--- flow/constraint.sdc ---
create_clock -name core_clock -period 2.38 [get_ports {clk}]
set_input_delay 0.4760 -clock core_clock [delete_from_list [all_inputs] [get_ports {clk}]]
set_output_delay 0.4760 -clock core_clock [all_outputs]
set_load 0.01 [all_outputs]
--- flow/config.mk ---
export PLATFORM = sky130hd
export DESIGN_NAME = cpu_8bit
export DESIGN_NICKNAME = cpu_8bit
export VERILOG_FILES = /design/flow/design.v
export SDC_FILE = /design/flow/constraint.sdc
export NUM_CORES = 4
export LEC_CHECK = 0
export ABC_AREA = 1
export CAP_MARGIN = 20
export CORE_MARGIN = 2
export CORE_UTILIZATION = 71
export CTS_CLUSTER_DIAMETER = 129
export CTS_CLUSTER_SIZE = 16
export GPL_TIMING_DRIVEN = 1
export MIN_ROUTING_LAYER = met1
export PLACE_DENSITY = 0.63
export SETUP_SLACK_MARGIN = -0.18
export SLEW_MARGIN = 20
--- flow/design.v ---
module control_unit (
    input wire clk,
    input wire reset,
    input wire [3:0] opcode,
    input wire zero_flag,
    input wire carry_flag,
    output reg pc_inc,
    output reg pc_load,
    output reg ir_load,
    output reg acc_load,
    output reg mar_load,
    output reg mdr_load,
    output reg addr_sel,
    output reg mem_write
);
    localparam [2:0] 
        FETCH     = 3'b000,
        DECODE    = 3'b001,
        EXECUTE   = 3'b010,
        MEM_READ  = 3'b011,
        MEM_WRITE = 3'b100;
    reg [2:0] current_state, next_state;
    always @(posedge clk or posedge reset) begin
        if (reset)
            current_state <= FETCH;
        else
            current_state <= next_state;
    end
    always @(*) begin
        next_state = current_state;  
        case (current_state)
            FETCH: next_state = DECODE;
            DECODE: next_state = EXECUTE;
            EXECUTE: begin
                case (opcode)
                    4'b0001, 4'b0010, 4'b0011: next_state = MEM_READ;  
                    4'b0100: next_state = MEM_READ;   
                    4'b0101: next_state = MEM_WRITE;  
                    4'b1001: next_state = FETCH;      
                    4'b1010: next_state = FETCH;      
                    4'b1011: next_state = FETCH;      
                    default: next_state = FETCH;
                endcase
            end
            MEM_READ: next_state = FETCH;
            MEM_WRITE: next_state = FETCH;
            default: next_state = FETCH;
        endcase
    end
always @(*) begin
    pc_inc = 1'b0;
    pc_load = 1'b0;
    ir_load = 1'b0;
    acc_load = 1'b0;
    mar_load = 1'b0;
    mdr_load = 1'b0;
    addr_sel = 1'b0;
    mem_write = 1'b0;
    case (current_state)
        FETCH: begin
            pc_inc = 1'b1;
            ir_load = 1'b1;
        end
        DECODE: begin
            mar_load = 1'b1;
        end
        EXECUTE: begin
            case (opcode)
                4'b0101: begin   
                    mdr_load = 1'b1;
                end
                4'b0110: begin   
                    acc_load = 1'b1;
                end
                4'b0111: begin   
                    acc_load = 1'b1;
                end
                4'b1000: begin   
                    acc_load = 1'b1;
                end
                4'b1001: begin   
                    pc_load = 1'b1;
                end
                4'b1010: begin   
                    pc_load = zero_flag;
                end
                4'b1011: begin   
                    pc_load = carry_flag;
                end
                default: begin   
                end
            endcase
        end
        MEM_READ: begin   
            addr_sel = 1'b1;
            acc_load = 1'b1;
        end
        MEM_WRITE: begin
            addr_sel = 1'b1;
            mem_write = 1'b1;
        end
    endcase
end
endmodule
module datapath (
    input wire clk,
    input wire reset,
    input wire [7:0] data_in,
    input wire pc_inc,
    input wire pc_load,
    input wire ir_load,
    input wire acc_load,
    input wire mar_load,
    input wire mdr_load,
    input wire addr_sel,
    output reg [7:0] instruction,
    output reg [3:0] opcode,
    output reg [3:0] operand,
    output reg [7:0] alu_result,
    output reg zero_flag,
    output reg carry_flag,
    output reg [7:0] data_out,
    output reg [7:0] address
);
    reg [7:0] pc;         
    reg [7:0] acc;        
    reg [7:0] mar;        
    reg [7:0] mdr;        
    reg       carry;      
    reg [8:0] alu_temp;   
    always @(posedge clk or posedge reset) begin
        if (reset)
            instruction <= 8'b0;
        else if (ir_load)
            instruction <= data_in;
    end
    always @(*) begin
        opcode = instruction[7:4];
        operand = instruction[3:0];
    end
    always @(posedge clk or posedge reset) begin
        if (reset)
            pc <= 8'b0;
        else if (pc_load)
            pc <= {4'b0, operand};   
        else if (pc_inc)
            pc <= pc + 1;            
    end
    always @(posedge clk or posedge reset) begin
        if (reset) begin
            acc <= 8'b0;
            carry <= 1'b0;
        end else if (acc_load) begin
            acc <= alu_result;
            carry <= alu_temp[8];
        end
    end
    always @(posedge clk or posedge reset) begin
        if (reset)
            mar <= 8'b0;
        else if (mar_load)
            mar <= {4'b0, operand};  
    end
    always @(posedge clk or posedge reset) begin
        if (reset)
            mdr <= 8'b0;
        else if (mdr_load)
            mdr <= acc;  
    end
    always @(*) begin
        alu_temp = 9'b0;
        case (opcode)
            4'b0001: alu_temp = {1'b0, acc} + {1'b0, data_in};  
            4'b0010: alu_temp = {1'b0, acc} - {1'b0, data_in};  
            4'b0011: alu_temp = acc & data_in;                  
            4'b0100: alu_temp = data_in;                        
            4'b0110: alu_temp = ~{1'b0, acc};                   
            4'b0111: alu_temp = {acc, 1'b0};                    
            4'b1000: alu_temp = {1'b0, acc[7:1]};               
            default: alu_temp = {1'b0, acc};
        endcase
        alu_result = alu_temp[7:0];
        carry_flag = carry;
        zero_flag = (acc == 8'b0);
    end
    always @(*) begin
        data_out = mdr;
        address = (addr_sel) ? mar : pc;
    end
endmodule
module cpu_8bit (
    input wire clk,
    input wire reset,
    input wire [7:0] data_in,
    output wire [7:0] data_out,
    output wire [7:0] address,
    output wire mem_write
);
    wire [7:0] instruction;
    wire [3:0] opcode;
    wire [3:0] operand;
    wire [7:0] alu_result;
    wire zero_flag;
    wire carry_flag;
    wire pc_inc;
    wire pc_load;
    wire ir_load;
    wire acc_load;
    wire mar_load;
    wire mdr_load;
    wire addr_sel;
    control_unit ctrl (
        .clk(clk),
        .reset(reset),
        .opcode(opcode),
        .zero_flag(zero_flag),
        .carry_flag(carry_flag),
        .pc_inc(pc_inc),
        .pc_load(pc_load),
        .ir_load(ir_load),
        .acc_load(acc_load),
        .mar_load(mar_load),
        .mdr_load(mdr_load),
        .addr_sel(addr_sel),
        .mem_write(mem_write)
    );
    datapath dp (
        .clk(clk),
        .reset(reset),
        .data_in(data_in),
        .pc_inc(pc_inc),
        .pc_load(pc_load),
        .ir_load(ir_load),
        .acc_load(acc_load),
        .mar_load(mar_load),
        .mdr_load(mdr_load),
        .addr_sel(addr_sel),
        .instruction(instruction),
        .opcode(opcode),
        .operand(operand),
        .alu_result(alu_result),
        .zero_flag(zero_flag),
        .carry_flag(carry_flag),
        .data_out(data_out),
        .address(address)
    );
endmodule
--- flow/run.sh ---
#!/bin/bash
# the make line also repeats each setting of config.mk as NAME=value (left out here)
make -C /OpenROAD-flow-scripts/flow DESIGN_CONFIG=/design/flow/config.mk WORK_HOME=/design/flow/orfs CLKGATE_MAP_FILE= finish
==> results of run 1 <==
through the flow:
stage          util [%]  worst slack [ps]  power [mW]  instance area [um^2]  hold slack (ps)
6_report           95.2              -382        5.43                  3540              494
5_1_grt            95.2              -507        5.56                  3540              537
4_1_cts            92.2              -146        4.68                  3420              497
3_5_place_dp       88.2              -497        3.93                  3280              478
3_3_place_gp       88.2              -364        3.78                  3280              466
2_1_floorplan         -               152        2.97                  2770              453
what timing repair did:
item,in CTS,in global routing
endpoints found under the hold margin,0,0
pin swaps,3,5
resized,10,23
cloned,0,0
setup buffers,0,2
endpoints found under the setup margin,4,5
cell type report:
type	instances	share of cell area, %
timing repair buffer	55	13.6
clock buffer	5	1.95
inverter	57	6.23
tap	48	1.70
multi-input combinational	296	46.9
clock inverter	3	1.31
sequential	40	28.3
per-layer routing:
layer,up-vias,share of wire (%),GRT usage [%]
li1,1400,-,-
met5,-,0,0
met3,234,17,17.4
met4,0,13,31.1
met1,1600,31,56.7
met2,532,39,74.6
==> impl_metrics.csv, run 1 <==
group,metric,value,unit
run_status,status,"failed layout checks",
run_status,check.faults,"setup timing",
yosys,top_cell,"nand2_1",
clocking,clk_pin_slew,100,ps
pwr,maxPowerGroup,"combinational logic",
detailed_routing,routed_via_density,7.47,
clocking,clock_latency,310,ps
yosys,ys_top_cells_by_area,"dfrtp_1 (36%), nand2_1 (15%), nand3_1 (7.0%)",
final_timing,final-hold-violation-count,0,
critical_path,reg2reg_depth,13,
yosys,enable_flop_cells,0,
finish,syn_to_final_growth,27.5,%
final_timing,setup_tns,-3140,ps
final_timing,setup_viol,15,
placed_design,dpl.cell_count,494,
clocking,hold_buffers,0,
die,fp_util,74.6,%
yosys,largest_area_cell,"dfrtp_1",
yosys,ys_types,34,
pwr,sw_frac_of_total,53.5,%
yosys,yosysSeqAreaShare,36.1,%
yosys,ys_sh_aoi,10.6,%
flow_run,warnings,31,
finish,comb_area,1660,um^2
detailed_routing,wl_per_cell,24.4,um
pwr,p_int,2.53,mW
critical_path,critPathLaunchType,"flop",
critical_path,cp.depth,13,
critical_path,cp_top_family,"simple AND/OR/NAND/NOR gates",
detailed_routing,antennaDiodeCount,0,
final_timing,slew_violations,0,
pwr,seq_power,1.33,mW
critical_path,r2r_slack,-380,ps
placed_design,gp_congestion,0.981,
yosys,yosysWarningCount,2,
clocking,cts_tree,"done",
placed_design,dp_hpwl,5.68,mm
critical_path,crit_type,"reg -> reg",
yosys,synthArstFlopShare,100,%
final_timing,max_freq,362,MHz
critical_path,cp-endpoint,"dp.acc[6]",
final_timing,skew,15.9,ps
critical_path,crit_path_start,"dp.instruction[4]",
pwr,combPwrFrac,64.4,%
critical_path,r2r-start,"dp.instruction[4]",
pwr,seqPwrFrac,24.4,%
detailed_routing,wl,12.3,mm
critical_path,worstPathCellList,"inv_1, nand2_1, nor2_1, buf_4, o21ai_0, fa_1, nand3_1, nand2_1, nand2_1, nand2_1, nand2_1, nand3_1, a21oi_2",
pwr,power_frac_clock,11.2,%
clocking,clk_path_buf_depth,2,
clocking,ctsRootBufferMaster,"clkbuf_8",
finish,fin_cells,504,
final_timing,period_used_share,116,%
yosys,synth-adder-area-share,5.68,%
worst_hold_path,hold_depth,2,
pwr,p_per_area,1540,nW/um^2
clocking,cts_sinks,40,
yosys,synth_cells,397,
finish,seq_area,1000,um^2
global_routing,grt_max_degree,41,
yosys,yosysTopAreaCellShare,36.1,%
global_routing,grt-ovfl-total,0,
pwr,p_sw,2.90,mW
yosys,ys.flops,40,
clocking,h-tree-depth,2,
final_timing,slew_headroom,65.6,%
final_timing,min_period,2760,ps
yosys,synthTopCellsByCount,"nand2_1 (112), inv_1 (50), nor2_1 (43)",
detailed_routing,drc_errors,0,
global_routing,grt_pass1_wl,15.7,mm
die,rows,22,
global_routing,grt_pass1_vias,3191,
pwr,peakVddDrop,0.00106,V
yosys,yosysChipArea,2770,um^2
clocking,cts_made_buffers,5,
critical_path,worst_path_most_repeated_cell,"nand2_1",
critical_path,cp-end-kind,"flop",
yosys,ys_sh_xor,2.84,%
die,die_y,66.5,um
yosys,logic_family,"simple AND/OR/NAND/NOR gates",
detailed_routing,dr.pass1.iters,28,
flow_run,cap_violations,0,
detailed_routing,ant_nets,0,
worst_hold_path,min_to,"dp.mdr[1]",
final_timing,worst_slew_pin_slew,516,ps
die,die-area,4420,um^2
yosys,ys_cells,397,
critical_path,slowest_delay,530,ps
yosys,synth.cellmix.simpleShare,35.0,%
global_routing,grt_use_total,48.4,%
critical_path,cp_max_fo,5,
worst_hold_path,hp-class,"reg -> reg",
yosys,syn_nets,419,
finish,nets,477,
die,die_w,66.5,um
final_timing,fin_ws,-382,ps
pwr,leakagePower,1.84,nW
detailed_routing,dr.first_iter.drc_count,1051,
placed_design,portBuffers,26,
finish,fillers,105,
global_routing,antenna_found_initial,0,
pwr,powerComb,3.50,mW
yosys,ys_sh_mux,1.22,%
worst_hold_path,hold_start,"dp.mdr[1]",
yosys,syn_avg_cell_area,6.99,um^2
yosys,flop_cell,"dfrtp_1",
critical_path,r2r-end,"dp.acc[6]",
die,core,3720,um^2
detailed_routing,vias,3766,
critical_path,worst-path-buf-inv,2,
critical_path,required,2610,ps
pwr,power_clock,0.608,mW
yosys,syn_area,2770,um^2
critical_path,slowest_stage,"fa_1",
critical_path,worst_ep_arrival_time,2990,ps
die,io_pins,27,
==> run 2, diff against run 1 <==
- clock period: 2.38 -> 2.05 ns (I/O delays scaled with it)
==> run 2 against run 1 <==
Against the previous run:
- the flow now stops in global routing
- die area unchanged
- area after synthesis is the same
- synthesized cell count is the same
==> impl_metrics.csv, run 2 <==
group,metric,value,unit
yosys,yosysWarningCount,2,
run_status,status,"did not finish",
yosys,ys_sh_aoi,10.6,%
placed_design,dpl.cell_count,501,
yosys,yosysChipArea,2770,um^2
yosys,enable_flop_cells,0,
yosys,ys.flops,40,
yosys,synthArstFlopShare,100,%
run_status,error_line,"[ERROR GRT-0116] Global routing finished with congestion. Check the congestion regions in the DRC Viewer.",
placed_design,portBuffers,26,
yosys,largest_area_cell,"dfrtp_1",
clocking,cts_sinks,40,
yosys,ys_top_cells_by_area,"dfrtp_1 (36%), nand2_1 (15%), nand3_1 (7.0%)",
die,die_y,66.5,um
yosys,synthTopCellsByCount,"nand2_1 (112), inv_1 (50), nor2_1 (43)",
die,die_w,66.5,um
yosys,yosysSeqAreaShare,36.1,%
yosys,synth-adder-area-share,5.68,%
yosys,ys_types,34,
placed_design,placed_area,3330,um^2
yosys,logic_family,"simple AND/OR/NAND/NOR gates",
yosys,ys_cells,397,
yosys,synth.cellmix.simpleShare,35.0,%
yosys,synth_cells,397,
clocking,cts_made_buffers,5,
yosys,syn_avg_cell_area,6.99,um^2
die,rows,22,
clocking,h-tree-depth,2,
die,io_pins,27,
yosys,yosysTopAreaCellShare,36.1,%
global_routing,grt_use_total,70.5,%
yosys,top_cell,"nand2_1",
yosys,syn_nets,419,
clocking,clk_path_buf_depth,2,
global_routing,grt-ovfl-total,1,
yosys,flop_cell,"dfrtp_1",
yosys,syn_area,2770,um^2
placed_design,dp_hpwl,5.99,mm
die,fp_util,74.6,%
die,die-area,4420,um^2
yosys,ys_sh_mux,1.22,%
die,core,3720,um^2
placed_design,gp_congestion,0.977,
clocking,ctsRootBufferMaster,"clkbuf_8",
yosys,ys_sh_xor,2.84,%
run_status,lastStage,"global routing",
==> run 2: through the flow <==
step                      total power, mW  TNS (ps)  setup WS (ps)
after floorplan                      3.45      -388           -122
after CTS                            5.78     -1590           -305
after global placement               4.44     -4330           -623
after detailed placement             4.65     -5200           -752
==> run 2: what timing repair did <==
| item | in CTS |
|---|---|
| setup buffers | 8 |
| setup endpoints to repair | 16 |
| hold buffers | 0 |
| gates cloned | 1 |
| resized | 42 |
| pin swaps | 11 |
| endpoints found under the hold margin | 0 |
==> run 2: layer usage <==
| layer | track usage (%) | GRT overflow |
|---|---|---|
| met5 | 5.56 | 0 |
| met4 | 67.1 | 1 |
| met3 | 49.5 | 0 |
| met2 | 90.9 | 0 |
| met1 | 72.9 | 0 |
==> run 3, diff against run 2 <==
- ABC_AREA: 1 -> default
- CAP_MARGIN: 20 -> 35
- CELL_PAD_IN_SITES_GLOBAL_PLACEMENT: default -> 1
- CORE_UTILIZATION: 71 -> 67
- CTS_CLUSTER_DIAMETER: 129 -> default
- CTS_CLUSTER_SIZE: 16 -> 53
- GPL_TIMING_DRIVEN: 1 -> 0
- MIN_ROUTING_LAYER: met1 -> default
- PLACE_DENSITY: 0.63 -> 0.47
- SETUP_SLACK_MARGIN: -0.18 -> 0.93
- SLEW_MARGIN: 20 -> 40
- TNS_END_PERCENT: default -> 85
- clock period: 2.05 -> 4.38 ns (I/O delays scaled with it)
==> run 3 against run 2 <==
Against the previous run:
- synthesized cell count decreased by 25%
- the flow stops in global placement
- die area increased by 8.7%
- area after synthesis up 3.1%
==> impl_metrics.csv, run 3 <==
group,metric,value,unit
yosys,ys_sh_aoi,17.6,%
yosys,flop_cell,"dfrtp_1",
yosys,ys_sh_mux,10.1,%
die,die_y,69.3,um
yosys,syn_avg_cell_area,9.56,um^2
die,rows,23,
yosys,syn_nets,321,
yosys,synth-adder-area-share,5.51,%
yosys,yosysSeqAreaShare,35.0,%
die,fp_util,70.5,%
yosys,synthTopCellsByCount,"dfrtp_1 (40), nand2_1 (24), a21oi_1 (22), mux2_2 (22), nor2_1 (21)",
yosys,ys_cells,299,
yosys,yosysChipArea,2860,um^2
yosys,synth_cells,299,
yosys,ys_top_cells_by_area,"dfrtp_1 (35%), mux2_2 (8.7%), ha_1 (4.8%)",
die,core,4060,um^2
yosys,ys_types,58,
yosys,ys.flops,40,
run_status,status,"did not finish",
yosys,logic_family,"simple AND/OR/NAND/NOR gates",
die,io_pins,27,
yosys,yosysTopAreaCellShare,35.0,%
yosys,syn_area,2860,um^2
yosys,largest_area_cell,"dfrtp_1",
die,die-area,4810,um^2
yosys,enable_flop_cells,0,
die,die_w,69.3,um
run_status,error_line,"[ERROR GPL-0301] Utilization 107.654 % exceeds 100%.",
yosys,yosysWarningCount,2,
run_status,lastStage,"global placement",
yosys,synth.cellmix.simpleShare,20.9,%
yosys,synthArstFlopShare,100,%
yosys,ys_sh_xor,5.82,%
yosys,top_cell,"dfrtp_1",
==> run 4, diff against run 3 <==
- ABC_AREA: default -> 1
- CAP_MARGIN: 35 -> 20
- CELL_PAD_IN_SITES_GLOBAL_PLACEMENT: 1 -> default
- CORE_UTILIZATION: 67 -> 72
- CTS_CLUSTER_DIAMETER: default -> 199
- CTS_CLUSTER_SIZE: 53 -> 10
- GPL_TIMING_DRIVEN: 0 -> default
- PLACE_DENSITY: 0.47 -> default
- PLACE_DENSITY_LB_ADDON: default -> 0.14
- SETUP_SLACK_MARGIN: 0.93 -> default
- SLEW_MARGIN: 40 -> 20
- TNS_END_PERCENT: 85 -> default
- clock period: 4.38 -> 2.78 ns (I/O delays scaled with it)
==> run 4 against run 3 <==
Against the previous run:
- now clean on timing, DRC and antenna
- synthesized cell count up 33%
- die area down 9.2%
- area after synthesis fell by 3.0%
==> impl_metrics.csv, run 4 <==
group,metric,value,unit
pwr,combPwrFrac,58.1,%
yosys,yosysWarningCount,2,
pwr,leakagePower,1.73,nW
critical_path,r2r-end,"dp.carry",
pwr,seqPwrFrac,28.6,%
critical_path,cp-end-kind,"flop",
yosys,yosysChipArea,2770,um^2
placed_design,portBuffers,26,
critical_path,required,2960,ps
pwr,powerComb,2.27,mW
final_timing,slew_headroom,53.6,%
flow_run,cap_violations,0,
yosys,ys_top_cells_by_area,"dfrtp_1 (36%), nand2_1 (15%), nand3_1 (7.0%)",
finish,syn_to_final_growth,19.3,%
critical_path,cp_top_family,"simple AND/OR/NAND/NOR gates",
yosys,top_cell,"nand2_1",
critical_path,cp_max_fo,5,
pwr,p_per_area,1180,nW/um^2
yosys,ys_sh_mux,1.22,%
placed_design,dp_hpwl,5.27,mm
clocking,clk_path_buf_depth,2,
yosys,synth.cellmix.simpleShare,35.0,%
clocking,ctsRootBufferMaster,"clkbuf_8",
yosys,ys.flops,40,
die,core,3690,um^2
final_timing,period_used_share,97.0,%
detailed_routing,ant_nets,0,
yosys,yosysTopAreaCellShare,36.1,%
critical_path,worstPathCellList,"clkdlybuf4s50_1, inv_1, ha_1, nand2_1, o31ai_2, xor2_1, inv_1, ha_4, nand2_1, nor2_1, nand3_1, nand2_1, nand2_1, nand3_1, nand2_1, nand2_1, nand2_1",
finish,fillers,164,
clocking,h-tree-depth,2,
detailed_routing,antennaDiodeCount,0,
pwr,p_sw,1.90,mW
yosys,ys_cells,397,
final_timing,rsz0062_at_grt,"yes",
flow_run,warnings,28,
clocking,clk_pin_slew,80,ps
die,io_pins,27,
final_timing,setup_viol,0,
clocking,hold_buffers,0,
global_routing,use_met3,10.9,%
global_routing,grt-ovfl-total,0,
yosys,syn_avg_cell_area,6.99,um^2
final_timing,skew,15.0,ps
yosys,flop_cell,"dfrtp_1",
yosys,synth-adder-area-share,5.68,%
final_timing,max_freq,371,MHz
worst_hold_path,min_to,"dp.mdr[0]",
pwr,maxPowerGroup,"combinational logic",
global_routing,grt_pass1_vias,2826,
die,fp_util,75.2,%
clocking,cts_sinks,40,
yosys,yosysSeqAreaShare,36.1,%
yosys,largest_area_cell,"dfrtp_1",
die,die_w,66.1,um
pwr,power_clock,0.519,mW
clocking,postCtsSetupBuffers,0,
detailed_routing,dr.pass1.iters,5,
yosys,ys_sh_xor,2.84,%
final_timing,final-hold-violation-count,0,
worst_hold_path,hold_start,"dp.mdr[0]",
critical_path,cp.depth,17,
finish,nets,460,
yosys,enable_flop_cells,0,
pwr,peakVddDrop,0.000717,V
global_routing,grtUsageMet2,62.5,%
yosys,ys_types,34,
pwr,power_frac_clock,13.3,%
global_routing,grt_pass1_wl,12.9,mm
detailed_routing,wl,7.86,mm
critical_path,cp-endpoint,"dp.carry",
clocking,cts_made_buffers,5,
yosys,synthArstFlopShare,100,%
die,rows,22,
yosys,syn_nets,419,
critical_path,crit_type,"in -> reg",
critical_path,crit_path_start,"data_in[1]",
detailed_routing,vias,3009,
detailed_routing,wl_per_cell,16.1,um
critical_path,r2r_slack,150,ps
final_timing,slew_violations,0,
pwr,sw_frac_of_total,48.5,%
worst_hold_path,hp-class,"reg -> reg",
yosys,ys_sh_aoi,10.6,%
critical_path,worst_path_most_repeated_cell,"nand2_1",
yosys,synth_cells,397,
critical_path,critPathLaunchType,"input pin",
detailed_routing,dr.first_iter.drc_count,414,
yosys,logic_family,"simple AND/OR/NAND/NOR gates",
die,die-area,4370,um^2
yosys,synthTopCellsByCount,"nand2_1 (112), inv_1 (50), nor2_1 (43)",
final_timing,min_period,2700,ps
final_timing,worst_slew_pin_slew,694,ps
die,die_y,66.1,um
pwr,seq_power,1.12,mW
critical_path,worst_ep_arrival_time,2880,ps
global_routing,top_usage_layer,"met2",
clocking,ctsResizeCount,0,
worst_hold_path,hold_depth,2,
pwr,p_total,3.92,mW
clocking,clock_latency,300,ps
critical_path,worst-path-buf-inv,3,
critical_path,slowest_delay,430,ps
critical_path,slowest_stage,"clkdlybuf4s50_1",
run_status,status,"timing/DRC/antenna clean",
global_routing,use_met1,49.2,%
global_routing,antenna_found_initial,0,
global_routing,grt_max_degree,41,
pwr,p_int,2.02,mW
detailed_routing,routed_via_density,6.18,
clocking,cts_tree,"done",
critical_path,r2r-start,"dp.instruction[6]",
detailed_routing,drc_errors,0,
finish,fin_util,89.7,%
placed_design,gp_congestion,0.937,
critical_path,reg2reg_depth,16,
yosys,syn_area,2770,um^2
global_routing,grt_use_total,39.2,%
==> run 4: final cells by class <==
class | instances | area (um^2) | area share [%]
Multi-Input combinational cell | 296 | 1560 | 47.1
Clock inverter | 2 | 38.8 | 1.17
Tap cell | 48 | 60.1 | 1.81
Clock buffer | 6 | 82.6 | 2.50
Sequential cell | 40 | 1000 | 30.2
Inverter | 57 | 219 | 6.62
Timing Repair Buffer | 38 | 350 | 10.6
==> run 4: per-stage QoR <==
stage	hold slack (ps)	instances	TNS (ps)	worst slack, ps	instance area (um^2)
finish	489	487	0	83.6	3310
CTS	491	487	0	26.4	3290
detailed placement	472	479	-430	-243	3170
global placement	465	479	-75.9	-39.5	3170
global route	527	487	-65.6	-65.3	3310
floorplan	453	397	0	472	2770
==> run 4: per-layer routing <==
metal	part of all wire, %	vias to the layer above	wire (um)
li1	-	1357	-
met1	37	1347	2880
met2	45	228	3520
met3	12	77	977
met4	6.2	0	485
met5	0	-	0
==> run 5, diff against run 4 <==
- CAP_MARGIN: 20 -> 0
- CORE_UTILIZATION: 72 -> 68
- CTS_CLUSTER_DIAMETER: 199 -> default
- CTS_CLUSTER_SIZE: 10 -> default
- PLACE_DENSITY_LB_ADDON: 0.14 -> default
- clock period: 2.78 -> 2.26 ns (I/O delays scaled with it)
==> run 5 against run 4 <==
Against the previous run:
- now fails the layout checks on setup timing
- first-iteration DRC count increased by 130%
- critical path depth unchanged
- worst setup slack got worse by 380 ps
- combinational power increased by 68%
- register-to-register slack got worse by 450 ps
- flip-flop count unchanged
- wire length increased by 43%
- worst hold slack improved by 3.5 ps
- area after synthesis unchanged
- die area increased by 5.5%
- via count increased by 19%
- highest routed layer unchanged
- synthesized cell count unchanged
==> impl_metrics.csv, run 5 <==
group,metric,value,unit
pwr,p_int,2.80,mW
yosys,ys_types,34,
yosys,yosysSeqAreaShare,36.1,%
clocking,cts_sinks,40,
die,core,3970,um^2
clocking,cts_tree,"done",
detailed_routing,dr.pass1.iters,11,
global_routing,antenna_found_initial,0,
final_timing,final-hold-violation-count,0,
critical_path,cp-endpoint,"dp.carry",
pwr,peakVddDrop,0.00107,V
critical_path,cp-end-kind,"flop",
clocking,h-tree-depth,2,
placed_design,place_ws,-645,ps
worst_hold_path,hold_start,"dp.mdr[3]",
yosys,synth-adder-area-share,5.68,%
detailed_routing,dr.first_iter.drc_count,934,
pwr,power_frac_clock,11.1,%
die,die_w,67.9,um
critical_path,worst_path_most_repeated_cell,"nand2_1",
pwr,p_sw,3.01,mW
final_timing,setup_viol,6,
clocking,cts_made_buffers,5,
global_routing,grt_pass1_vias,2899,
finish,nets,490,
placed_design,dpl.cell_count,503,
die,io_pins,27,
yosys,synthArstFlopShare,100,%
detailed_routing,routed_via_density,6.91,
yosys,syn_avg_cell_area,6.99,um^2
yosys,synth.cellmix.simpleShare,35.0,%
detailed_routing,vias,3588,
pwr,combPwrFrac,65.7,%
critical_path,slowest_delay,360,ps
pwr,leakagePower,1.98,nW
finish,fin_util,94.1,%
clocking,hold_buffers,0,
global_routing,grt_use_total,39.8,%
critical_path,critPathLaunchType,"flop",
die,die_y,67.9,um
final_timing,hold_slack,493,ps
critical_path,r2r-start,"dp.instruction[4]",
yosys,top_cell,"nand2_1",
clocking,clk_pin_slew,110,ps
clocking,clock_latency,320,ps
detailed_routing,wl_per_cell,21.6,um
pwr,p_per_area,1560,nW/um^2
yosys,logic_family,"simple AND/OR/NAND/NOR gates",
yosys,ys.flops,40,
pwr,seqPwrFrac,23.2,%
critical_path,cp.depth,17,
yosys,ys_top_cells_by_area,"dfrtp_1 (36%), nand2_1 (15%), nand3_1 (7.0%)",
global_routing,grt_max_degree,41,
placed_design,placed_area,3330,um^2
run_status,status,"failed layout checks",
final_timing,worst_slew_pin_slew,509,ps
critical_path,crit_type,"reg -> reg",
finish,design_area,3740,um^2
yosys,largest_area_cell,"dfrtp_1",
clocking,clk_path_buf_depth,2,
die,die-area,4610,um^2
worst_hold_path,min_to,"dp.mdr[3]",
yosys,yosysTopAreaCellShare,36.1,%
critical_path,worstPathCellList,"inv_1, nand2_2, nor2_1, buf_4, or2_2, xor2_1, inv_1, ha_4, nand2_2, nor2_2, nand3_2, nand2_1, nand2_1, nand3_2, nand2_1, nand2_1, nand2_2",
yosys,flop_cell,"dfrtp_1",
critical_path,required,2470,ps
finish,fin_cells,519,
flow_run,cap_violations,0,
final_timing,rsz0062_at_grt,"yes",
final_timing,skew,23.5,ps
pwr,powerComb,3.82,mW
critical_path,worst_ep_arrival_time,2770,ps
critical_path,cp_top_family,"simple AND/OR/NAND/NOR gates",
die,rows,23,
finish,syn_to_final_growth,34.7,%
yosys,yosysWarningCount,2,
final_timing,slew_headroom,66.0,%
final_timing,fin_ws,-299,ps
final_timing,slew_violations,0,
yosys,enable_flop_cells,0,
critical_path,crit_path_start,"dp.instruction[4]",
final_timing,period_used_share,113,%
detailed_routing,drc_errors,0,
critical_path,cp_max_fo,5,
detailed_routing,ant_nets,0,
placed_design,gp_congestion,0.975,
yosys,synth_cells,397,
pwr,p_total,5.81,mW
detailed_routing,wl,11.2,mm
run_status,check.faults,"setup timing",
die,fp_util,69.8,%
global_routing,grt-ovfl-total,0,
detailed_routing,antennaDiodeCount,0,
worst_hold_path,hp-class,"reg -> reg",
yosys,ys_sh_mux,1.22,%
yosys,ys_sh_xor,2.84,%
final_timing,max_freq,391,MHz
yosys,yosysChipArea,2770,um^2
pwr,power_clock,0.648,mW
worst_hold_path,hold_depth,2,
placed_design,portBuffers,26,
pwr,seq_power,1.35,mW
pwr,sw_frac_of_total,51.8,%
yosys,syn_nets,419,
critical_path,r2r_slack,-300,ps
placed_design,dp_hpwl,5.43,mm
global_routing,grt_pass1_wl,13.5,mm
yosys,ys_sh_aoi,10.6,%
critical_path,reg2reg_depth,17,
clocking,ctsRootBufferMaster,"clkbuf_8",
critical_path,r2r-end,"dp.carry",
yosys,synthTopCellsByCount,"nand2_1 (112), inv_1 (50), nor2_1 (43)",
flow_run,warnings,31,
yosys,ys_cells,397,
yosys,syn_area,2770,um^2
critical_path,slowest_stage,"dfrtp_1",
pwr,maxPowerGroup,"combinational logic",
critical_path,worst-path-buf-inv,3,
final_timing,min_period,2560,ps
final_timing,setup_tns,-805,ps
[run 5: layer usage]
metal  track usage, %  part of all wire (%)  up-vias
met5                0                     0        -
met4             17.3                   9.7        0
met3             8.55                    15      165
met2             65.6                    43      439
met1             50.5                    32     1564
li1                 -                     -     1420
[run 5: area by class of cell]
type	instances	area [um^2]
clock buffers	5	68.8
clock inverters	3	46.3
fillers	130	235
inverters	57	219
multi-input cells	296	1770
flip-flops and latches	40	1000
well taps	50	62.6
repair buffers	68	567
[run 5: what timing repair did]
action	CTS	global route
setup buffers	4	4
setup endpoints to repair	16	9
gates resized	23	55
pin swaps	4	32
==> run 6, diff against run 5 <==
- CAP_MARGIN: 0 -> 20
- CTS_CLUSTER_DIAMETER: default -> 172
- CTS_CLUSTER_SIZE: default -> 99
- clock period: 2.26 -> 2.81 ns (I/O delays scaled with it)
==> run 6 against run 5 <==
Against the previous run:
- now clean on timing, DRC and antenna
- area after synthesis did not move
- synthesized cell count did not move
- non-clock buffer count fell by 29
- final area fell by 11%
- highest routed layer unchanged
==> impl_metrics.csv, run 6 <==
group,metric,value,unit
die,die_y,67.9,um
placed_design,place_ws,-122,ps
yosys,ys_top_cells_by_area,"dfrtp_1 (36%), nand2_1 (15%), nand3_1 (7.0%)",
pwr,maxPowerGroup,"combinational logic",
flow_run,cap_violations,0,
pwr,seq_power,1.09,mW
die,die-area,4610,um^2
yosys,enable_flop_cells,0,
global_routing,grt_pass1_wl,11.6,mm
final_timing,max_freq,370,MHz
critical_path,worstPathCellList,"clkdlybuf4s50_1, inv_1, ha_1, nand2_1, buf_4, nand2_1, xor2_1, ha_1, nand2_1, nor2_1, nand3_1, nand2_1, nand2_1, nand3_1, nand2_1, nand2_1, nand2_1",
clocking,clk_pin_slew,80,ps
global_routing,grt-ovfl-total,0,
yosys,synth-adder-area-share,5.68,%
yosys,logic_family,"simple AND/OR/NAND/NOR gates",
critical_path,cp_top_family,"simple AND/OR/NAND/NOR gates",
pwr,seqPwrFrac,28.7,%
critical_path,crit_type,"in -> reg",
clocking,postCtsSetupBuffers,0,
yosys,yosysSeqAreaShare,36.1,%
yosys,syn_nets,419,
pwr,power_frac_clock,13.5,%
global_routing,antenna_found_initial,0,
die,io_pins,27,
global_routing,grt_use_total,34.1,%
clocking,cts_sinks,40,
critical_path,cp-endpoint,"dp.carry",
critical_path,slowest_delay,510,ps
clocking,ctsResizeCount,0,
final_timing,final-hold-violation-count,0,
finish,fin_util,83.6,%
clocking,hold_buffers,0,
pwr,sw_frac_of_total,47.5,%
worst_hold_path,min_to,"dp.mdr[4]",
yosys,ys_sh_mux,1.22,%
critical_path,worst_path_most_repeated_cell,"nand2_1",
pwr,p_sw,1.81,mW
critical_path,worst-path-buf-inv,3,
pwr,combPwrFrac,57.8,%
final_timing,worst_slew_pin_slew,690,ps
yosys,synth_cells,397,
flow_run,warnings,29,
detailed_routing,vias,2846,
finish,fillers,293,
critical_path,r2r-end,"dp.carry",
pwr,power_clock,0.512,mW
critical_path,cp.depth,17,
yosys,ys_cells,397,
critical_path,r2r_slack,300,ps
yosys,yosysTopAreaCellShare,36.1,%
clocking,cts_tree,"done",
yosys,flop_cell,"dfrtp_1",
detailed_routing,routed_via_density,5.81,
detailed_routing,ant_nets,0,
yosys,ys_sh_xor,2.84,%
finish,nets,461,
pwr,p_total,3.80,mW
yosys,synthTopCellsByCount,"nand2_1 (112), inv_1 (50), nor2_1 (43)",
die,rows,23,
critical_path,reg2reg_depth,16,
clocking,clock_latency,300,ps
yosys,syn_area,2770,um^2
critical_path,cp-end-kind,"flop",
yosys,yosysWarningCount,2,
die,die_w,67.9,um
yosys,ys_sh_aoi,10.6,%
final_timing,min_period,2700,ps
final_timing,fin_ws,109,ps
pwr,leakagePower,1.73,nW
final_timing,skew,8.98,ps
critical_path,r2r-start,"dp.instruction[4]",
die,fp_util,69.8,%
pwr,peakVddDrop,0.000633,V
yosys,ys.flops,40,
final_timing,setup_viol,0,
final_timing,slew_headroom,53.9,%
critical_path,worst_ep_arrival_time,2890,ps
clocking,clk_path_buf_depth,2,
clocking,h-tree-depth,2,
worst_hold_path,hp-class,"reg -> reg",
detailed_routing,dr.pass1.iters,5,
yosys,ys_types,34,
finish,fin_cells,490,
finish,syn_to_final_growth,19.7,%
detailed_routing,dr.first_iter.drc_count,195,
run_status,status,"timing/DRC/antenna clean",
detailed_routing,drc_errors,0,
yosys,largest_area_cell,"dfrtp_1",
placed_design,dp_hpwl,5.29,mm
clocking,cts_made_buffers,5,
detailed_routing,wl,7.34,mm
clocking,ctsRootBufferMaster,"clkbuf_8",
critical_path,slowest_stage,"clkdlybuf4s50_1",
die,core,3970,um^2
placed_design,dpl.cell_count,482,
yosys,synth.cellmix.simpleShare,35.0,%
critical_path,required,3000,ps
critical_path,critPathLaunchType,"input pin",
detailed_routing,wl_per_cell,15.0,um
yosys,syn_avg_cell_area,6.99,um^2
final_timing,period_used_share,96.1,%
placed_design,gp_congestion,0.952,
yosys,yosysChipArea,2770,um^2
pwr,p_per_area,1140,nW/um^2
pwr,p_int,1.99,mW
worst_hold_path,hold_start,"dp.mdr[4]",
critical_path,crit_path_start,"data_in[0]",
pwr,powerComb,2.20,mW
yosys,synthArstFlopShare,100,%
detailed_routing,antennaDiodeCount,0,
yosys,top_cell,"nand2_1",
global_routing,grt_max_degree,41,
placed_design,portBuffers,26,
worst_hold_path,hold_depth,2,
global_routing,grt_pass1_vias,2506,
final_timing,slew_violations,0,
critical_path,cp_max_fo,5,
run 6: layout make-up:
cell class / count / area [um^2] / area share, %
Timing Repair Buffer: 39 / 358 / 10.8
Clock buffer: 6 / 82.6 / 2.49
Multi-Input combinational cell: 296 / 1560 / 46.9
Clock inverter: 2 / 38.8 / 1.17
Inverter: 57 / 219 / 6.60
Sequential cell: 40 / 1000 / 30.2
Tap cell: 50 / 62.6 / 1.88
run 6: stage by stage:
stage / TNS [ps] / area, um^2 / hold slack [ps]
CTS: 0 / 3300 / 492
detailed placement: -424 / 3180 / 473
global route: -14.7 / 3320 / 513
floorplan: 0 / 2770 / 453
global placement: -146 / 3180 / 465
finish: 0 / 3320 / 490
run 6: layer usage:
| metal | track usage [%] | vias up | share of wire (%) |
|---|---|---|---|
| met5 | 0 | - | 0 |
| met4 | 13.5 | 0 | 3.1 |
| met3 | 10.4 | 26 | 10 |
| met2 | 52.5 | 158 | 45 |
| met1 | 45.2 | 1298 | 42 |
| li1 | - | 1364 | - |
==> run 7, diff against run 6 <==
- CAP_MARGIN: 20 -> 40
- CTS_CLUSTER_DIAMETER: 172 -> 199
- CTS_CLUSTER_SIZE: 99 -> 32
- SETUP_SLACK_MARGIN: default -> -0.17
- clock period: 2.81 -> 2.02 ns (I/O delays scaled with it)
==> run 7 against run 6 <==
Against the previous run:
- now fails the layout checks on setup timing
- sequential power up 39%
- worst hold slack lost 1.1 ps
- largest cell class unchanged
- register-to-register slack got worse by 830 ps
- combinational power rose by 91%
==> impl_metrics.csv, run 7 <==
group,metric,value,unit
pwr,p_sw,3.33,mW
clocking,cts_tree,"done",
yosys,synth.cellmix.simpleShare,35.0,%
final_timing,skew,21.1,ps
detailed_routing,routed_via_density,6.84,
final_timing,fin_ws,-530,ps
yosys,ys.flops,40,
clocking,clk_pin_slew,90,ps
pwr,seq_power,1.52,mW
finish,nets,491,
clocking,clock_latency,320,ps
clocking,cts_sinks,40,
die,die_y,67.9,um
critical_path,slowest_delay,420,ps
yosys,synthTopCellsByCount,"nand2_1 (112), inv_1 (50), nor2_1 (43)",
detailed_routing,wl_per_cell,21.4,um
worst_hold_path,min_to,"dp.mdr[3]",
global_routing,grtUsageMet2,67.8,%
die,die_w,67.9,um
placed_design,dpl.cell_count,503,
yosys,logic_family,"simple AND/OR/NAND/NOR gates",
critical_path,reg2reg_depth,17,
clocking,clk_path_buf_depth,2,
critical_path,cp_max_fo,5,
detailed_routing,wl,11.2,mm
clocking,hold_buffers,0,
critical_path,cp.depth,17,
detailed_routing,vias,3556,
final_timing,hold_slack,489,ps
die,core,3970,um^2
clocking,h-tree-depth,2,
flow_run,warnings,32,
pwr,power_clock,0.726,mW
yosys,flop_cell,"dfrtp_1",
critical_path,crit_type,"reg -> reg",
yosys,ys_sh_aoi,10.6,%
yosys,largest_area_cell,"dfrtp_1",
placed_design,gp_congestion,0.992,
pwr,powerComb,4.21,mW
yosys,ys_top_cells_by_area,"dfrtp_1 (36%), nand2_1 (15%), nand3_1 (7.0%)",
run_status,status,"failed layout checks",
placed_design,placed_area,3330,um^2
placed_design,dp_hpwl,5.65,mm
yosys,top_cell,"nand2_1",
worst_hold_path,hold_start,"dp.mdr[3]",
final_timing,worst_slew_pin_slew,527,ps
critical_path,cp_top_family,"simple AND/OR/NAND/NOR gates",
pwr,peakVddDrop,0.00115,V
yosys,synth_cells,397,
final_timing,period_used_share,126,%
die,rows,23,
critical_path,crit_path_start,"dp.instruction[7]",
yosys,ys_types,34,
critical_path,r2r-start,"dp.instruction[7]",
global_routing,grt_max_degree,41,
yosys,syn_nets,419,
yosys,synth-adder-area-share,5.68,%
yosys,enable_flop_cells,0,
yosys,yosysSeqAreaShare,36.1,%
final_timing,min_period,2550,ps
yosys,yosysChipArea,2770,um^2
critical_path,cp-endpoint,"dp.carry",
detailed_routing,dr.first_iter.drc_count,711,
global_routing,top_usage_layer,"met2",
finish,fillers,126,
critical_path,worst_ep_arrival_time,2760,ps
critical_path,worstPathCellList,"nor2_2, inv_1, nor2_1, buf_4, or2_4, xor2_1, inv_1, ha_4, nand2_2, nor2_2, nand3_2, nand2_1, nand2_1, nand3_2, nand2_1, nand2_1, nand2_1",
detailed_routing,ant_nets,0,
critical_path,critPathLaunchType,"flop",
final_timing,slew_violations,0,
finish,syn_to_final_growth,34.5,%
detailed_routing,drc_errors,0,
pwr,sw_frac_of_total,51.5,%
detailed_routing,dr.pass1.iters,29,
global_routing,use_met1,51.7,%
worst_hold_path,hp-class,"reg -> reg",
global_routing,antenna_found_initial,0,
yosys,syn_area,2770,um^2
clocking,cts_made_buffers,5,
yosys,ys_cells,397,
global_routing,grt-ovfl-total,0,
detailed_routing,antennaDiodeCount,0,
die,die-area,4610,um^2
yosys,yosysTopAreaCellShare,36.1,%
pwr,maxPowerGroup,"combinational logic",
run_status,check.faults,"setup timing",
worst_hold_path,hold_depth,2,
pwr,p_int,3.13,mW
yosys,ys_sh_xor,2.84,%
final_timing,setup_viol,9,
yosys,ys_sh_mux,1.22,%
final_timing,final-hold-violation-count,0,
global_routing,grt_pass1_wl,13.9,mm
pwr,combPwrFrac,65.2,%
flow_run,cap_violations,0,
finish,fin_cells,520,
critical_path,worst_path_most_repeated_cell,"nand2_1",
critical_path,required,2230,ps
pwr,p_total,6.46,mW
final_timing,slew_headroom,64.9,%
critical_path,cp-end-kind,"flop",
critical_path,worst-path-buf-inv,3,
final_timing,rsz0062_at_grt,"yes",
critical_path,r2r-end,"dp.carry",
global_routing,use_met3,11.3,%
yosys,syn_avg_cell_area,6.99,um^2
yosys,yosysWarningCount,2,
critical_path,r2r_slack,-530,ps
placed_design,portBuffers,26,
global_routing,grt_pass1_vias,2964,
die,io_pins,27,
yosys,synthArstFlopShare,100,%
pwr,seqPwrFrac,23.5,%
pwr,p_per_area,1730,nW/um^2
pwr,leakagePower,2.03,nW
finish,design_area,3730,um^2
finish,fin_util,93.9,%
pwr,power_frac_clock,11.2,%
die,fp_util,69.8,%
critical_path,slowest_stage,"dfrtp_1",
final_timing,max_freq,392,MHz
clocking,ctsRootBufferMaster,"clkbuf_8",
global_routing,grt_use_total,41.7,%
run 7: what timing repair did:
action / CTS / global route
endpoints found under the setup margin: 16 / 16
gates cloned: 1 / 0
resized: 34 / 38
pin swaps: 15 / 14
buffers inserted: 5 / 3
run 7: layout make-up:
cell class / count / area [um^2] / share of cell area (%)
Tap cell: 50 / 62.6 / 1.68
Clock inverter: 3 / 46.3 / 1.24
Multi-Input combinational cell: 296 / 1730 / 46.5
Timing Repair Buffer: 68 / 593 / 15.9
Sequential cell: 40 / 1000 / 26.8
Inverter: 57 / 220 / 5.90
Timing Repair inverter: 1 / 3.75 / 0.101
Clock buffer: 5 / 68.8 / 1.85
run 7: through the flow:
step	TNS, ps	worst slack [ps]
after floorplan	-532	-152
final	-2580	-530
after global routing	-3370	-577
after detailed placement	-5850	-842
after CTS	-1930	-206
after global placement	-5360	-685
run 7: routing by layer:
metal | vias up | routed length, um
met5 | - | 0
met4 | 0 | 971
met3 | 157 | 1630
met2 | 399 | 4740
met1 | 1578 | 3810
li1 | 1422 | -
==> run 8, diff against run 7 <==
- CAP_MARGIN: 40 -> 20
- CORE_UTILIZATION: 68 -> 72
- CTS_CLUSTER_DIAMETER: 199 -> 249
- CTS_CLUSTER_SIZE: 32 -> 35
- GPL_TIMING_DRIVEN: default -> 1
- MIN_ROUTING_LAYER: default -> met1
- PLACE_DENSITY_LB_ADDON: default -> 0.0
- SETUP_SLACK_MARGIN: -0.17 -> 0.3
- clock period: 2.02 -> 1.49 ns (I/O delays scaled with it)
==> run 8 against run 7 <==
Against the previous run:
- the flow now stops in detailed placement
- area after synthesis unchanged
- synthesized cell count unchanged
- die area down 5.2%
==> impl_metrics.csv, run 8 <==
group,metric,value,unit
run_status,error_line,"[ERROR DPL-0038] Utilization greater than 100%, impossible to legalize",
die,core,3690,um^2
yosys,synth.cellmix.simpleShare,35.0,%
yosys,enable_flop_cells,0,
die,io_pins,27,
die,die-area,4370,um^2
yosys,synth-adder-area-share,5.68,%
yosys,ys_sh_mux,1.22,%
die,rows,22,
yosys,yosysSeqAreaShare,36.1,%
yosys,yosysTopAreaCellShare,36.1,%
yosys,ys_cells,397,
yosys,ys_sh_xor,2.84,%
yosys,ys_sh_aoi,10.6,%
placed_design,gp_congestion,0.983,
yosys,synth_cells,397,
placed_design,portBuffers,26,
run_status,status,"did not finish",
die,fp_util,75.2,%
yosys,logic_family,"simple AND/OR/NAND/NOR gates",
die,die_y,66.1,um
yosys,flop_cell,"dfrtp_1",
yosys,largest_area_cell,"dfrtp_1",
die,die_w,66.1,um
yosys,top_cell,"nand2_1",
yosys,synthTopCellsByCount,"nand2_1 (112), inv_1 (50), nor2_1 (43)",
yosys,ys_top_cells_by_area,"dfrtp_1 (36%), nand2_1 (15%), nand3_1 (7.0%)",
yosys,yosysWarningCount,2,
yosys,syn_avg_cell_area,6.99,um^2
run_status,lastStage,"detailed placement",
yosys,synthArstFlopShare,100,%
yosys,syn_nets,419,
yosys,syn_area,2770,um^2
yosys,ys_types,34,
yosys,yosysChipArea,2770,um^2
yosys,ys.flops,40,
==> run 8: metrics by stage <==
stage	power [mW]	hold WS, ps	cell area (um^2)	instances
after global placement	7.04	454	3770	531
after floorplan	5.20	277	2970	397
==> run 9, diff against run 8 <==
- CAP_MARGIN: 20 -> 40
- CTS_CLUSTER_DIAMETER: 249 -> default
- CTS_CLUSTER_SIZE: 35 -> 98
- GPL_TIMING_DRIVEN: 1 -> default
- MIN_ROUTING_LAYER: met1 -> default
- PLACE_DENSITY_LB_ADDON: 0.0 -> default
- SETUP_SLACK_MARGIN: 0.3 -> default
- TNS_END_PERCENT: default -> 10
- clock period: 1.49 -> 5.85 ns (I/O delays scaled with it)
==> run 9 against run 8 <==
Against the previous run:
- the run now finishes clean
- area after synthesis stayed put
- synthesized cell count did not move
- die area unchanged
==> impl_metrics.csv, run 9 <==
group,metric,value,unit
pwr,combPwrFrac,57.0,%
final_timing,slew_violations,0,
die,die_y,66.1,um
final_timing,fin_ws,2340,ps
critical_path,cp.depth,5,
finish,seq_area,1000,um^2
critical_path,reg2reg_depth,16,
placed_design,place_ws,2100,ps
critical_path,slowest_stage,"clkdlybuf4s50_1",
yosys,yosysWarningCount,2,
clocking,clk_pin_slew,80,ps
global_routing,grt_max_degree,41,
die,io_pins,27,
detailed_routing,drc_errors,0,
yosys,largest_area_cell,"dfrtp_1",
critical_path,crit_path_start,"ctrl.current_state[0]",
yosys,enable_flop_cells,0,
placed_design,dp_hpwl,5.13,mm
yosys,synth.cellmix.simpleShare,35.0,%
yosys,synth_cells,397,
yosys,logic_family,"simple AND/OR/NAND/NOR gates",
pwr,peakVddDrop,0.000369,V
pwr,seqPwrFrac,29.4,%
finish,syn_to_final_growth,15.5,%
yosys,ys_sh_mux,1.22,%
yosys,ys_sh_xor,2.84,%
final_timing,slew_headroom,57.5,%
yosys,ys.flops,40,
clocking,ctsRootBufferMaster,"clkbuf_8",
yosys,flop_cell,"dfrtp_1",
worst_hold_path,hp-class,"reg -> reg",
final_timing,setup_viol,0,
flow_run,cap_violations,0,
final_timing,worst_slew_pin_slew,636,ps
yosys,synth-adder-area-share,5.68,%
detailed_routing,vias,2809,
die,die_w,66.1,um
placed_design,portBuffers,26,
critical_path,cp-end-kind,"primary output",
global_routing,grt-ovfl-total,0,
yosys,yosysTopAreaCellShare,36.1,%
critical_path,crit_type,"reg -> out",
critical_path,worst_path_most_repeated_cell,"o21ai_1",
yosys,yosysChipArea,2770,um^2
yosys,syn_avg_cell_area,6.99,um^2
pwr,power_frac_clock,13.6,%
pwr,seq_power,0.523,mW
clocking,hold_buffers,0,
clocking,ctsResizeCount,0,
clocking,clk_path_buf_depth,2,
detailed_routing,wl_per_cell,14.8,um
critical_path,cp_max_fo,9,
die,core,3690,um^2
critical_path,r2r-end,"dp.carry",
yosys,syn_nets,419,
yosys,yosysSeqAreaShare,36.1,%
finish,fin_cells,476,
finish,fin_util,86.9,%
final_timing,skew,10.1,ps
yosys,ys_top_cells_by_area,"dfrtp_1 (36%), nand2_1 (15%), nand3_1 (7.0%)",
pwr,power_clock,0.242,mW
finish,nets,449,
yosys,ys_types,34,
yosys,top_cell,"nand2_1",
final_timing,final-hold-violation-count,0,
final_timing,min_period,3510,ps
critical_path,cp_top_family,"buffers and inverters",
die,die-area,4370,um^2
clocking,clock_latency,300,ps
placed_design,gp_congestion,0.975,
critical_path,r2r_slack,3160,ps
clocking,cts_sinks,40,
critical_path,worst_ep_arrival_time,2340,ps
worst_hold_path,hold_start,"dp.mdr[7]",
placed_design,dpl.cell_count,468,
pwr,maxPowerGroup,"combinational logic",
critical_path,required,4680,ps
detailed_routing,dr.first_iter.drc_count,320,
pwr,sw_frac_of_total,48.1,%
yosys,synthArstFlopShare,100,%
detailed_routing,dr.pass1.iters,5,
yosys,ys_sh_aoi,10.6,%
global_routing,grt_use_total,35.6,%
clocking,cts_made_buffers,5,
finish,fillers,216,
clocking,cts_tree,"done",
final_timing,setup_tns,0,ps
final_timing,hold_slack,486,ps
die,fp_util,75.2,%
detailed_routing,antennaDiodeCount,0,
die,rows,22,
run_status,status,"timing/DRC/antenna clean",
pwr,p_total,1.78,mW
pwr,powerComb,1.01,mW
yosys,syn_area,2770,um^2
detailed_routing,wl,7.06,mm
global_routing,antenna_found_initial,0,
final_timing,period_used_share,60.0,%
yosys,synthTopCellsByCount,"nand2_1 (112), inv_1 (50), nor2_1 (43)",
worst_hold_path,hold_depth,2,
pwr,p_per_area,555,nW/um^2
critical_path,slowest_delay,550,ps
final_timing,rsz0062_at_grt,"no",
final_timing,max_freq,285,MHz
critical_path,worstPathCellList,"nor2_1, o21ai_1, clkinv_1, o21ai_1, clkdlybuf4s50_1",
finish,comb_area,1540,um^2
detailed_routing,ant_nets,0,
clocking,h-tree-depth,2,
critical_path,r2r-start,"dp.instruction[6]",
global_routing,grt_pass1_vias,2594,
placed_design,placed_area,3080,um^2
detailed_routing,routed_via_density,5.90,
critical_path,critPathLaunchType,"flop",
critical_path,worst-path-buf-inv,2,
finish,design_area,3200,um^2
pwr,p_int,0.923,mW
clocking,postCtsSetupBuffers,0,
critical_path,cp-endpoint,"address[3]",
flow_run,warnings,29,
worst_hold_path,min_to,"dp.mdr[7]",
pwr,leakagePower,1.67,nW
yosys,ys_cells,397,
pwr,p_sw,0.855,mW
global_routing,grt_pass1_wl,11.7,mm
-- run 9: final cells by class --
class,instances,area share [%]
Timing Repair Buffer,27,8.36
Clock inverter,2,1.21
Tap cell,48,1.87
Clock buffer,6,2.58
Sequential cell,40,31.2
Inverter,57,6.83
Multi-Input combinational cell,296,47.9
-- run 9: routing by layer --
layer	up-vias	global-route usage (%)	share of wire, %
met1	1263	47.7	41
met4	0	11.2	1.9
met5	-	0	0
li1	1339	-	-
met2	186	59.0	47
met3	21	5.96	10
==> run 10, diff against run 9 <==
- CAP_MARGIN: 40 -> 20
- CORE_UTILIZATION: 72 -> 57
- SETUP_SLACK_MARGIN: default -> 0.82
- TNS_END_PERCENT: 10 -> default
- clock period: 5.85 -> 3.23 ns (I/O delays scaled with it)
==> run 10 against run 9 <==
Against the previous run:
- non-clock buffer count grew 16
- flip-flop count is the same
- die area increased by 25%
- critical path type is now in -> reg
- critical endpoint is now dp.carry
- largest cell class unchanged
- highest routed layer unchanged
==> impl_metrics.csv, run 10 <==
group,metric,value,unit
run_status,status,"timing/DRC/antenna clean",
yosys,syn_avg_cell_area,6.99,um^2
yosys,top_cell,"nand2_1",
pwr,maxPowerGroup,"combinational logic",
global_routing,grt_use_total,28.7,%
die,die_w,73.8,um
clocking,hold_buffers,0,
clocking,cts_sinks,40,
global_routing,grt_max_degree,41,
yosys,ys_types,34,
critical_path,worst-path-buf-inv,3,
yosys,synthTopCellsByCount,"nand2_1 (112), inv_1 (50), nor2_1 (43)",
detailed_routing,ant_nets,0,
yosys,largest_area_cell,"dfrtp_1",
critical_path,worst_path_most_repeated_cell,"nand2_1",
critical_path,crit_path_start,"data_in[6]",
critical_path,critPathLaunchType,"input pin",
clocking,clock_latency,300,ps
yosys,yosysSeqAreaShare,36.1,%
yosys,yosysTopAreaCellShare,36.1,%
clocking,clk_pin_slew,90,ps
final_timing,slew_violations,0,
flow_run,warnings,31,
pwr,peakVddDrop,0.000522,V
pwr,p_int,1.80,mW
yosys,ys_top_cells_by_area,"dfrtp_1 (36%), nand2_1 (15%), nand3_1 (7.0%)",
yosys,logic_family,"simple AND/OR/NAND/NOR gates",
yosys,syn_area,2770,um^2
final_timing,skew,13.3,ps
pwr,power_clock,0.428,mW
yosys,ys_sh_aoi,10.6,%
clocking,cts_made_buffers,5,
pwr,seqPwrFrac,27.6,%
yosys,yosysChipArea,2770,um^2
critical_path,cp.depth,16,
pwr,power_frac_clock,12.5,%
critical_path,r2r_slack,930,ps
finish,syn_to_final_growth,25.7,%
die,io_pins,27,
placed_design,portBuffers,26,
yosys,syn_nets,419,
detailed_routing,antennaDiodeCount,0,
final_timing,setup_viol,0,
worst_hold_path,hold_depth,2,
final_timing,period_used_share,76.5,%
yosys,ys.flops,40,
flow_run,cap_violations,0,
critical_path,cp_top_family,"simple AND/OR/NAND/NOR gates",
global_routing,grt-ovfl-total,0,
final_timing,final-hold-violation-count,0,
yosys,enable_flop_cells,0,
worst_hold_path,min_to,"dp.mdr[4]",
clocking,cts_tree,"done",
final_timing,setup_tns,0,ps
clocking,clk_path_buf_depth,2,
pwr,p_per_area,986,nW/um^2
worst_hold_path,hold_start,"dp.mdr[4]",
yosys,ys_sh_xor,2.84,%
pwr,leakagePower,1.87,nW
detailed_routing,wl_per_cell,14.4,um
global_routing,grt_pass1_vias,2482,
critical_path,worstPathCellList,"clkdlybuf4s50_1, inv_1, nand3_1, nand2_1, xor2_1, inv_1, ha_4, nand2_2, nor2_2, nand3_2, nand2_2, nand2_1, nand3_1, nand2_1, nand2_1, nand2_1",
critical_path,r2r-start,"dp.instruction[5]",
final_timing,max_freq,405,MHz
yosys,synthArstFlopShare,100,%
final_timing,rsz0062_at_grt,"yes",
yosys,yosysWarningCount,2,
die,die_y,73.8,um
finish,fillers,375,
detailed_routing,wl,7.37,mm
pwr,seq_power,0.949,mW
yosys,ys_cells,397,
critical_path,worst_ep_arrival_time,2680,ps
critical_path,crit_type,"in -> reg",
critical_path,reg2reg_depth,15,
finish,design_area,3490,um^2
yosys,synth-adder-area-share,5.68,%
detailed_routing,dr.pass1.iters,5,
critical_path,r2r-end,"dp.carry",
finish,fin_util,73.8,%
worst_hold_path,hp-class,"reg -> reg",
placed_design,dp_hpwl,5.24,mm
pwr,p_total,3.44,mW
die,core,4720,um^2
global_routing,grt_pass1_wl,11.9,mm
final_timing,min_period,2470,ps
die,die-area,5440,um^2
die,fp_util,58.7,%
pwr,powerComb,2.06,mW
detailed_routing,drc_errors,0,
pwr,p_sw,1.64,mW
placed_design,gp_congestion,0.848,
detailed_routing,vias,2766,
pwr,combPwrFrac,59.9,%
critical_path,required,3430,ps
die,rows,25,
yosys,synth.cellmix.simpleShare,35.0,%
placed_design,placed_area,3130,um^2
global_routing,antenna_found_initial,0,
critical_path,cp-endpoint,"dp.carry",
yosys,ys_sh_mux,1.22,%
critical_path,slowest_delay,550,ps
clocking,ctsRootBufferMaster,"clkbuf_8",
critical_path,cp_max_fo,3,
critical_path,slowest_stage,"clkdlybuf4s50_1",
final_timing,slew_headroom,55.3,%
final_timing,hold_slack,484,ps
final_timing,worst_slew_pin_slew,669,ps
critical_path,cp-end-kind,"flop",
detailed_routing,dr.first_iter.drc_count,296,
yosys,synth_cells,397,
pwr,sw_frac_of_total,47.8,%
detailed_routing,routed_via_density,5.40,
yosys,flop_cell,"dfrtp_1",
finish,nets,466,
clocking,h-tree-depth,2,
run 10: layout make-up:
class | instances | area (um^2) | area share, %
flip-flops and latches | 40 | 1010 | 28.9
repair buffers | 43 | 384 | 11.0
clock buffers | 5 | 68.8 | 1.97
repair inverters | 1 | 5.00 | 0.144
inverters | 57 | 221 | 6.35
multi-input cells | 296 | 1670 | 47.9
clock inverters | 3 | 46.3 | 1.33
well taps | 67 | 83.8 | 2.40
run 10: through the flow:
| stage | setup WS (ps) | cells |
|---|---|---|
| detailed placement | 173 | 490 |
| CTS | 780 | 506 |
| floorplan | 832 | 397 |
| global route | 669 | 512 |
| global placement | 184 | 490 |
| finish | 758 | 512 |
run 10: routing by layer:
| metal | vias to the layer above | GRT usage, % | share of wire, % |
|---|---|---|---|
| met5 | - | 0 | 0 |
| met4 | 0 | 8.69 | 1.6 |
| met3 | 15 | 4.25 | 6.3 |
| met2 | 118 | 42.8 | 45 |
| met1 | 1264 | 42.8 | 47 |
| li1 | 1369 | - | - |
run 10: repair_timing:
action / in CTS / in global routing
endpoints found under the setup margin: 16 / 14
hold endpoints to repair: 0 / 0
setup buffers: 7 / 6
cloned: 1 / 0
pin swaps: 6 / 12
resized: 33 / 27
==> run 11, diff against run 10 <==
- CAP_MARGIN: 20 -> 0
- CORE_UTILIZATION: 57 -> 72
- CTS_CLUSTER_SIZE: 98 -> default
- PLACE_DENSITY: default -> 0.35
- SETUP_SLACK_MARGIN: 0.82 -> default
- clock period: 3.23 -> 2.71 ns (I/O delays scaled with it)
==> run 11 against run 10 <==
Against the previous run:
- the layout now fails its checks (setup timing)
- final area is 4.3% lower
- clock skew decreased by 1.9 ps
- utilization grew 17 points
- non-clock buffer count shrank 2
- critical path type unchanged
- clock power shrank 11%
- die area fell by 20%
- sequential power rose by about 20%
- first-iteration DRC count increased by 17%
- largest cell class unchanged
- worst hold slack improved by 0.66 ps
- critical path depth unchanged
- critical endpoint unchanged
==> impl_metrics.csv, run 11 <==
group,metric,value,unit
run_status,status,"failed layout checks",
run_status,check.faults,"setup timing",
clocking,clk_path_buf_depth,2,
yosys,yosysSeqAreaShare,36.1,%
yosys,yosysWarningCount,2,
pwr,peakVddDrop,0.000911,V
final_timing,final-hold-violation-count,0,
clocking,ctsRootBufferMaster,"clkbuf_8",
final_timing,skew,11.4,ps
yosys,top_cell,"nand2_1",
critical_path,cp-end-kind,"flop",
detailed_routing,dr.pass1.iters,9,
worst_hold_path,min_to,"dp.mdr[6]",
critical_path,cp.depth,16,
yosys,ys_sh_xor,2.84,%
final_timing,slew_headroom,50.9,%
critical_path,worst_ep_arrival_time,2940,ps
die,die-area,4370,um^2
worst_hold_path,hp-class,"reg -> reg",
yosys,largest_area_cell,"dfrtp_1",
global_routing,grt-ovfl-total,0,
yosys,ys.flops,40,
critical_path,crit_path_start,"data_in[3]",
yosys,synth_cells,397,
finish,fin_cells,489,
critical_path,critPathLaunchType,"input pin",
global_routing,use_met1,48.8,%
pwr,sw_frac_of_total,50.2,%
yosys,ys_types,34,
final_timing,fin_ws,-41.9,ps
clocking,h-tree-depth,2,
yosys,syn_nets,419,
critical_path,worstPathCellList,"clkdlybuf4s50_1, nor2_1, nand2_2, o31ai_4, xor2_1, inv_1, ha_4, nand2_1, nor2_1, nand3_1, nand2_1, nand2_1, nand3_1, nand2_1, nand2_1, nand2_1",
critical_path,r2r-end,"dp.carry",
flow_run,warnings,30,
detailed_routing,ant_nets,0,
critical_path,cp_max_fo,5,
yosys,ys_top_cells_by_area,"dfrtp_1 (36%), nand2_1 (15%), nand3_1 (7.0%)",
yosys,ys_sh_mux,1.22,%
yosys,ys_sh_aoi,10.6,%
critical_path,worst-path-buf-inv,2,
global_routing,grt_max_degree,41,
pwr,leakagePower,1.74,nW
clocking,clock_latency,300,ps
global_routing,grt_pass1_wl,11.9,mm
detailed_routing,antennaDiodeCount,0,
pwr,seq_power,1.14,mW
final_timing,setup_viol,1,
detailed_routing,drc_errors,0,
critical_path,reg2reg_depth,16,
placed_design,dp_hpwl,5.35,mm
critical_path,slowest_stage,"clkdlybuf4s50_1",
yosys,synth.cellmix.simpleShare,35.0,%
yosys,synthArstFlopShare,100,%
yosys,syn_area,2770,um^2
pwr,combPwrFrac,61.7,%
pwr,p_per_area,1200,nW/um^2
yosys,ys_cells,397,
global_routing,grt_use_total,36.0,%
pwr,seqPwrFrac,28.7,%
worst_hold_path,hold_depth,2,
placed_design,dpl.cell_count,480,
finish,fin_util,90.5,%
pwr,maxPowerGroup,"combinational logic",
final_timing,setup_tns,-41.9,ps
yosys,flop_cell,"dfrtp_1",
global_routing,top_usage_layer,"met2",
clocking,clk_pin_slew,80,ps
placed_design,gp_congestion,0.950,
yosys,logic_family,"simple AND/OR/NAND/NOR gates",
final_timing,worst_slew_pin_slew,735,ps
clocking,cts_tree,"done",
pwr,p_sw,2.00,mW
detailed_routing,wl_per_cell,17.0,um
final_timing,slew_violations,0,
worst_hold_path,hold_start,"dp.mdr[6]",
detailed_routing,vias,3114,
die,rows,22,
die,io_pins,27,
global_routing,antenna_found_initial,0,
pwr,p_int,1.99,mW
global_routing,grtUsageMet2,59.2,%
clocking,cts_made_buffers,5,
detailed_routing,dr.first_iter.drc_count,345,
final_timing,period_used_share,102,%
critical_path,r2r-start,"dp.instruction[6]",
critical_path,crit_type,"in -> reg",
final_timing,max_freq,363,MHz
yosys,syn_avg_cell_area,6.99,um^2
clocking,cts_sinks,40,
finish,syn_to_final_growth,20.3,%
critical_path,r2r_slack,40,ps
pwr,power_frac_clock,9.6,%
yosys,yosysTopAreaCellShare,36.1,%
pwr,powerComb,2.46,mW
detailed_routing,wl,8.32,mm
yosys,yosysChipArea,2770,um^2
final_timing,min_period,2750,ps
die,die_w,66.1,um
critical_path,required,2900,ps
critical_path,cp-endpoint,"dp.carry",
critical_path,worst_path_most_repeated_cell,"nand2_1",
die,fp_util,75.2,%
die,die_y,66.1,um
yosys,synth-adder-area-share,5.68,%
pwr,power_clock,0.383,mW
detailed_routing,routed_via_density,6.37,
finish,nets,463,
critical_path,cp_top_family,"simple AND/OR/NAND/NOR gates",
critical_path,slowest_delay,510,ps
placed_design,portBuffers,26,
yosys,synthTopCellsByCount,"nand2_1 (112), inv_1 (50), nor2_1 (43)",
placed_design,place_ws,-278,ps
global_routing,use_met3,5.62,%
die,core,3690,um^2
global_routing,grt_pass1_vias,2621,
flow_run,cap_violations,0,
yosys,enable_flop_cells,0,
run 11: repair_timing:
| item | 4_1_cts | 5_1_grt |
|---|---|---|
| resized | 0 | 15 |
| hold buffers | 0 | 0 |
| endpoints found under the setup margin | 0 | 9 |
| buffers inserted | 0 | 2 |
run 11: metal layers:
metal	wire length [um]	part of all wire [%]
met5	0	0
met4	535	6.4
met3	997	12
met2	3840	46
met1	2950	35
run 11: area by class of cell:
class                   count  area, um^2
flip-flops and latches     40        1000
repair buffers             41         378
fillers                   171         352
clock inverters             2        12.5
clock buffers               5        68.8
inverters                  57         219
multi-input cells         296        1600
well taps                  48        60.1
run 11: stage by stage:
| stage | instance area [um^2] | hold slack, ps | power [mW] |
|---|---|---|---|
| finish | 3340 | 485 | 3.99 |
| CTS | 3250 | 489 | 3.74 |
| global route | 3340 | 511 | 4.24 |
| detailed placement | 3170 | 472 | 3.34 |
| global placement | 3170 | 465 | 3.22 |
| floorplan | 2770 | 453 | 2.61 |
No activity file was given, so power comes from the tool's default toggle rates.
